==> inputs of garnet <==
==> flow/design.v <==
typedef struct packed { logic req; logic [2:0] req_id; logic req_type; logic [63:0] req_data1; logic [63:0] req_data2;} req_pkt_type;
typedef struct packed { logic rsp; logic [2:0] rsp_id; logic [63:0] rsp_data;} rsp_pkt_type;
module execution_unit (
input logic clk,
input logic rst_b,
input logic req,
input logic [2:0] req_id,
input logic req_type,
input logic [63:0] req_data1,
input logic [63:0] req_data2,
output logic fifo_full,
output logic rsp,
output logic [2:0] rsp_id,
output logic [63:0] rsp_data );
req_pkt_type input_req;
rsp_pkt_type output_rsp;
assign input_req = {req, req_id, req_type, req_data1, req_data2};
assign rsp = output_rsp.rsp;
assign rsp_id = output_rsp.rsp_id;
assign rsp_data = output_rsp.rsp_data;
logic write_in, read;
req_pkt_type output_req;
logic mul_req, mul_rsp, mul_grant, mul_free;
logic [2:0] mul_req_id, mul_rsp_id;
logic [63:0] mul_rsp_data;
logic add_req, add_rsp, add_grant, add_free;
logic [2:0] add_req_id, add_rsp_id;
logic [63:0] add_rsp_data;
logic [1:0] rr_req;
logic [1:0] rr_grant;
assign write_in = input_req.req;
inp_fifo i_inp_fifo(.clk(clk), .rst_b(rst_b), .write_in(write_in), .read(read), .input_req(input_req), .output_req(output_req), .fifo_full(fifo_full));
assign read = output_req.req && (mul_req || add_req);
assign mul_req = output_req.req && (output_req.req_type == 1'b1) && mul_free;
mul i_mul (
.clk(clk), .rst_b(rst_b), 
.mul_req(mul_req),
.mul_req_id(output_req.req_id),
.mul_data1(output_req.req_data1),
.mul_data2(output_req.req_data2),
.grant(mul_grant),
.mul_rsp(mul_rsp),
.mul_rsp_id(mul_rsp_id),
.mul_rsp_data(mul_rsp_data),
.mul_free(mul_free)
);
assign add_req = output_req.req && (output_req.req_type == 1'b0) && add_free;
add i_add (
.clk(clk), .rst_b(rst_b), 
.add_req(add_req),
.add_req_id(output_req.req_id),
.add_data1(output_req.req_data1),
.add_data2(output_req.req_data2),
.grant(add_grant),
.add_rsp(add_rsp),
.add_rsp_id(add_rsp_id),
.add_rsp_data(add_rsp_data),
.add_free(add_free)
);
assign rr_req = {mul_rsp, add_rsp};
assign mul_grant = rr_grant[1];
assign add_grant = rr_grant[0];
assign rr_grant = {rr_req[1], rr_req[0] & ~rr_req[1]};
assign output_rsp.rsp = |rr_grant;
assign output_rsp.rsp_id = rr_grant[1] ? mul_rsp_id : rr_grant[0] ? add_rsp_id : '0;
assign output_rsp.rsp_data = rr_grant[1] ? mul_rsp_data : rr_grant[0] ? add_rsp_data : '0;
endmodule
module inp_fifo #(parameter DEPTH = 4, PTR_WIDTH = $clog2(DEPTH))
(
   input  logic   clk,
   input  logic   rst_b,
   input logic    write_in, 
   input logic    read, 
   input req_pkt_type input_req,  
   output req_pkt_type output_req,  
   output logic fifo_full   
);
logic fifo_empty;
logic [DEPTH-1:0][132:0] fifo_mem;  
logic [PTR_WIDTH-1 : 0] rd_ptr;
logic [PTR_WIDTH-1 : 0] wr_ptr;
logic [PTR_WIDTH : 0] count;
always_ff @(posedge clk or negedge rst_b)
begin
   if(~rst_b) begin
      wr_ptr     <= '0;       
      rd_ptr     <= '0;      
      count <= '0;
      fifo_mem <= '0;
   end else begin
   if(read) begin
         rd_ptr <= rd_ptr + 1'b1;                          
   end  
   if(write_in) begin
         fifo_mem[wr_ptr] <= input_req;              
         wr_ptr <= wr_ptr + 1'b1;           
   end
   if(read && !write_in) begin
	  count <= count - 1;
   end   
   else if(write_in && !read) begin
	  count <= count + 1;
   end   
   end
end   
assign output_req = !fifo_empty ? fifo_mem[rd_ptr] : '0;
assign fifo_empty = (count == 0) ? 1'b1 : 1'b0;                            
assign fifo_full = (count == DEPTH) ? 1'b1 : 1'b0;
endmodule
module add (
    input logic clk,
	input logic rst_b,
    input logic add_req,
	input logic [2:0] add_req_id,
	input logic [63:0] add_data1,
	input logic [63:0] add_data2,
	input logic grant,
	output logic add_rsp,
	output logic [2:0] add_rsp_id,
	output logic [63:0] add_rsp_data,
	output logic add_free
);
logic add_req_q;
logic [2:0] add_req_id_q;
logic [63:0] add_data1_q, add_data2_q;
logic add_rsp_prev;
logic [2:0] add_rsp_id_prev;
logic [64:0] add_rsp_data_prev;
always_ff @(posedge clk or negedge rst_b) begin
    if(!rst_b) begin
	    add_free <= 1'b1;
		add_rsp <= '0;
		add_rsp_id <= '0;
		add_rsp_data <= '0;
		add_rsp_prev <= '0;
		add_req_q <= '0;
	end else 
	begin
	    if(add_req) add_free <= 1'b0;
	    add_req_q <= add_req;
		add_req_id_q <= add_req_id;
		add_data1_q <= add_data1;
		add_data2_q <= add_data2;
		add_rsp_prev <= add_req_q;
		add_rsp_id_prev <= add_req_id_q;
		add_rsp_data_prev <= (add_data1_q + add_data2_q);
		if(grant) begin
		    add_free <= 1'b1;
			add_rsp <= 0;
			add_rsp_id <= '0;
			add_rsp_data <= '0;
		end else begin
			if(add_rsp_prev) begin
				add_rsp <= 1'b1;
				add_rsp_id <= add_rsp_id_prev;
				add_rsp_data <= add_rsp_data_prev[63:0];
			end
		end	
    end
end
endmodule
module mul (
    input logic clk,
	input logic rst_b,
    input logic mul_req,
	input logic [2:0] mul_req_id,
	input logic [63:0] mul_data1,
	input logic [63:0] mul_data2,
	input logic grant,
	output logic mul_rsp,
	output logic [2:0] mul_rsp_id,
	output logic [63:0] mul_rsp_data,
	output logic mul_free
);
logic mul_req_q;
logic [2:0] mul_req_id_q;
logic [63:0] mul_data1_q, mul_data2_q;
logic mul_req_q2;
logic [2:0] mul_req_id_q2;
logic [63:0] mul_data1_q2, mul_data2_q2;
logic mul_rsp_prev;
logic [2:0] mul_rsp_id_prev;
logic [128:0] mul_rsp_data_prev;
always_ff @(posedge clk or negedge rst_b) begin
    if(!rst_b) begin
	    mul_free <= 1'b1;
		mul_req_q <= '0;
		mul_req_q2 <= '0;
		mul_rsp <= '0;
		mul_rsp_id <= '0;
		mul_rsp_data <= '0;
		mul_rsp_prev <= '0;
	end else begin
	    if(mul_req) mul_free <= 1'b0;
	    mul_req_q <= mul_req;
		mul_req_id_q <= mul_req_id;
		mul_data1_q <= mul_data1;
		mul_data2_q <= mul_data2;
		mul_req_q2 <= mul_req_q;
		mul_req_id_q2 <= mul_req_id_q;
		mul_data1_q2 <= mul_data1_q;
		mul_data2_q2 <= mul_data2_q;
		mul_rsp_prev <= mul_req_q2;
		mul_rsp_id_prev <= mul_req_id_q2;
		mul_rsp_data_prev <= (mul_data1_q2 * mul_data2_q2);
		if(grant) begin
		    mul_free <= 1'b1;
			mul_rsp <= 0;
			mul_rsp_id <= '0;
			mul_rsp_data <= '0;
		end else begin
			if(mul_rsp_prev) begin
				mul_rsp <= 1'b1;
				mul_rsp_id <= mul_rsp_id_prev;
				mul_rsp_data <= mul_rsp_data_prev[63:0];
			end
		end	
    end
end
endmodule
==> flow/run.sh <==
#!/bin/bash
# the make line also repeats each setting of config.mk as NAME=value (left out here)
make -C /OpenROAD-flow-scripts/flow DESIGN_CONFIG=/design/flow/config.mk WORK_HOME=/design/flow/orfs CLKGATE_MAP_FILE= finish
==> flow/config.mk <==
export PLATFORM = sky130hd
export DESIGN_NAME = execution_unit
export DESIGN_NICKNAME = execution_unit
export VERILOG_FILES = /design/flow/design.v
export SDC_FILE = /design/flow/constraint.sdc
export NUM_CORES = 4
export LEC_CHECK = 0
export CAP_MARGIN = 20
export CORE_MARGIN = 2
export CORE_UTILIZATION = 72
export CTS_CLUSTER_SIZE = 75
export PLACE_DENSITY_LB_ADDON = 0.01
export SETUP_SLACK_MARGIN = 2.37
export SLEW_MARGIN = 20
==> flow/constraint.sdc <==
create_clock -name core_clock -period 7.95 [get_ports {clk}]
set_input_delay 1.5900 -clock core_clock [delete_from_list [all_inputs] [get_ports {clk}]]
set_output_delay 1.5900 -clock core_clock [all_outputs]
set_load 0.01 [all_outputs]
==> inputs of pepper, as changes to garnet <==
--- a/flow/config.mk
+++ b/flow/config.mk
@@ -7,8 +7,12 @@
 export LEC_CHECK = 0
-export CAP_MARGIN = 20
+export ABC_AREA = 0
+export CAP_MARGIN = 10
+export CORE_ASPECT_RATIO = 0.72
 export CORE_MARGIN = 2
 export CORE_UTILIZATION = 72
-export CTS_CLUSTER_SIZE = 75
-export PLACE_DENSITY_LB_ADDON = 0.01
-export SETUP_SLACK_MARGIN = 2.37
+export CTS_CLUSTER_SIZE = 37
+export GPL_ROUTABILITY_DRIVEN = 1
+export MAX_ROUTING_LAYER = met4
+export SETUP_SLACK_MARGIN = 0.49
 export SLEW_MARGIN = 20
+export TNS_END_PERCENT = 55
==> flow/constraint.sdc (replaced) <==
create_clock -name core_clock -period 5.44 [get_ports {clk}]
set_input_delay 1.0880 -clock core_clock [delete_from_list [all_inputs] [get_ports {clk}]]
set_output_delay 1.0880 -clock core_clock [all_outputs]
set_load 0.01 [all_outputs]
==> inputs of raven, as changes to garnet <==
--- a/flow/config.mk
+++ b/flow/config.mk
@@ -9,6 +9,3 @@
 export CORE_MARGIN = 2
-export CORE_UTILIZATION = 72
-export CTS_CLUSTER_SIZE = 75
-export PLACE_DENSITY_LB_ADDON = 0.01
-export SETUP_SLACK_MARGIN = 2.37
+export CORE_UTILIZATION = 40
 export SLEW_MARGIN = 20
==> flow/constraint.sdc (replaced) <==
create_clock -name core_clock -period 10.0 [get_ports {clk}]
set_input_delay 2.0000 -clock core_clock [delete_from_list [all_inputs] [get_ports {clk}]]
set_output_delay 2.0000 -clock core_clock [all_outputs]
set_load 0.01 [all_outputs]
==> inputs of violet, as changes to garnet <==
==> flow/config.mk (replaced) <==
export PLATFORM = sky130hd
export DESIGN_NAME = execution_unit
export DESIGN_NICKNAME = execution_unit
export VERILOG_FILES = /design/flow/design.v
export SDC_FILE = /design/flow/constraint.sdc
export NUM_CORES = 4
export LEC_CHECK = 0
export ABC_AREA = 1
export CAP_MARGIN = 30
export CELL_PAD_IN_SITES_DETAIL_PLACEMENT = 1
export CELL_PAD_IN_SITES_GLOBAL_PLACEMENT = 2
export CORE_ASPECT_RATIO = 0.99
export CORE_MARGIN = 2
export CORE_UTILIZATION = 40
export GPL_TIMING_DRIVEN = 0
export MAX_ROUTING_LAYER = met4
export MIN_ROUTING_LAYER = met2
export SETUP_SLACK_MARGIN = 2.93
export SLEW_MARGIN = 15
==> flow/constraint.sdc (replaced) <==
create_clock -name core_clock -period 10.0 [get_ports {clk}]
set_input_delay 2.0000 -clock core_clock [delete_from_list [all_inputs] [get_ports {clk}]]
set_output_delay 2.0000 -clock core_clock [all_outputs]
set_load 0.01 [all_outputs]
==> results <==
	violet	pepper	raven	garnet
Run status	aborted with a tool error	failed layout checks	no timing/DRC/antenna violations	failed layout checks
Stage where the flow stopped	global routing	-	-	-
Reasons for failing layout checks	-	setup timing	-	setup timing
Layout multi-input combinational cell count	-	6,412	6,412	6,412
Clock buffer instance count of the final layout	-	127	156	147
Proportion of netlist area held by the largest area contributor	32.8%	34.1%	34.1%	34.1%
Area of placed instances	121,000 um2	117,000 um2	114,000 um2	117,000 um2
Metal3 WL	-	54,100 um	24,600 um	47,000 um
Number of cells in the design after placement	17,100	12,400	13,400	12,200
Cells after synthesis	13,100	10,100	10,100	10,100
CP endpoint kind	-	flip-flop	flip-flop	flip-flop
Syn_nets	15,500	12,400	12,400	12,400
Area fraction in xor and xnor cells	1.19%	1.98%	1.98%	1.98%
Source of the worst register-to-register timing path	-	i_mul.mul_data2_q2[8]$_DFFE_PP_	i_mul.mul_data1_q2[21]$_DFFE_PP_	i_mul.mul_data2_q2[4]$_DFFE_PP_
Chip Height	530 um	332 um	523 um	391 um
Area fraction in compound gates	8.71%	7.44%	7.44%	7.44%
Fill cell instance count of the final layout	-	8,389	25,000	8,154
Arrival @ worst endpoint	-	9.50 ns	10.13 ns	9.38 ns
Yosys stat chip area	112,000 um2	108,000 um2	108,000 um2	108,000 um2
Total via count after detailed routing	-	80,400	72,900	78,400
Aggregate routed wire length	-	355,000 um	325,000 um	328,000 um
Clock period minus final worst setup slack	-	8.98 ns	9.66 ns	8.84 ns
DR iter-0 viols	-	10,500	6,191	9,128
Setup slack of the critical path after layout	-	-3.54 ns	0.341 ns	-0.894 ns

==> build 76: inputs <==
RTL: the design.v shown in full above, as it stands there.
Settings: LEC_CHECK=0, ABC_AREA=1, CAP_MARGIN=5, CELL_PAD_IN_SITES_DETAIL_PLACEMENT=2, CELL_PAD_IN_SITES_GLOBAL_PLACEMENT=3, CORE_MARGIN=2, CORE_UTILIZATION=61, CTS_CLUSTER_SIZE=37, GPL_ROUTABILITY_DRIVEN=0, MAX_ROUTING_LAYER=met4, SETUP_SLACK_MARGIN=1.01, SLEW_MARGIN=20, TNS_END_PERCENT=55; clock period 7.27 ns.
run.sh (not shown) runs the stock make flow with config.mk's settings and CLKGATE_MAP_FILE=.
==> trial 56: changes against build 76 <==
- ABC_AREA: 1 -> 0
- CAP_MARGIN: 5 -> 20
- CELL_PAD_IN_SITES_DETAIL_PLACEMENT: 2 -> not set
- CELL_PAD_IN_SITES_GLOBAL_PLACEMENT: 3 -> not set
- CORE_UTILIZATION: 61 -> 72
- GPL_ROUTABILITY_DRIVEN: 0 -> 1
- PLACE_DENSITY_LB_ADDON: not set -> 0.01
- SETUP_SLACK_MARGIN: 1.01 -> 2.07
==> build 29: changes against build 76 <==
- ABC_AREA: 1 -> not set
- CAP_MARGIN: 5 -> 20
- CELL_PAD_IN_SITES_DETAIL_PLACEMENT: 2 -> not set
- CELL_PAD_IN_SITES_GLOBAL_PLACEMENT: 3 -> not set
- CORE_UTILIZATION: 61 -> 31
- CTS_CLUSTER_SIZE: 37 -> not set
- GPL_ROUTABILITY_DRIVEN: 0 -> not set
- MAX_ROUTING_LAYER: met4 -> not set
- SETUP_SLACK_MARGIN: 1.01 -> not set
- TNS_END_PERCENT: 55 -> not set
==> flow/constraint.sdc (replaced) <==
create_clock -name core_clock -period 9.79 [get_ports {clk}]
set_input_delay 1.9580 -clock core_clock [delete_from_list [all_inputs] [get_ports {clk}]]
set_output_delay 1.9580 -clock core_clock [all_outputs]
set_load 0.01 [all_outputs]
==> results <==
- Final cell count: build 29 is higher than trial 56 (17%).
- Build 29 passed the timing, DRC and antenna checks. Trial 56 completed and failed the layout checks on setup timing. Build 76 aborted during 3_1_place_gp_skip_io, error GPL-0301.
- Against build 29, the register-to-register slack of trial 56 is worse by 1.9 ns.
- In build 29 the design area is smaller than in trial 56, by 3.1%.
- Of build 29 and trial 56, trial 56 has the higher first-iteration DRC count (gap 41%, measured against trial 56).
- Between build 29 and trial 56, the lower worst hold slack is in build 29 (gap 0.0039 ns).
- Against trial 56, the routed wire length of build 29 is smaller by 3.6%.
==> figures <==
Status: build 29 complete, no violations; build 76 did not finish; trial 56 complete, but fails checks
Failing step: build 29 -; build 76 3_1_place_gp_skip_io; trial 56 -
Layout check failures: build 29 -; build 76 -; trial 56 setup timing
Compound-gate portion of the synthesized area: build 29 7.44%; build 76 8.71%; trial 56 7.44%
Routing usage on met2: build 29 29.2%; build 76 -; trial 56 67.7%
Top class by area: build 29 logic gates; build 76 -; trial 56 logic gates
Highest fanout seen on the critical path: build 29 22; build 76 -; trial 56 4
Capture point of the critical path: build 29 i_mul.mul_rsp_data_prev[63]$_DFFE_PP_; build 76 -; trial 56 i_mul.mul_rsp_data_prev[63]$_DFFE_PP_
Reg-to-reg startpoint: build 29 i_mul.mul_data1_q2[20]$_DFFE_PP_; build 76 -; trial 56 i_mul.mul_data1_q2[32]$_DFFE_PP_
Buffers and inverters on the worst path: build 29 8; build 76 -; trial 56 7
Number of vias after detailed routing: build 29 72100; build 76 -; trial 56 79300
Area of the mapped netlist: build 29 108000 um2; build 76 112000 um2; trial 56 108000 um2
Number of fill cells: build 29 34700; build 76 -; trial 56 7831
Number of buffers added by the clock tree synthesis step: build 29 104; build 76 -; trial 56 98
Largest incremental delay on the critical path: build 29 0.72 ns; build 76 -; trial 56 0.59 ns
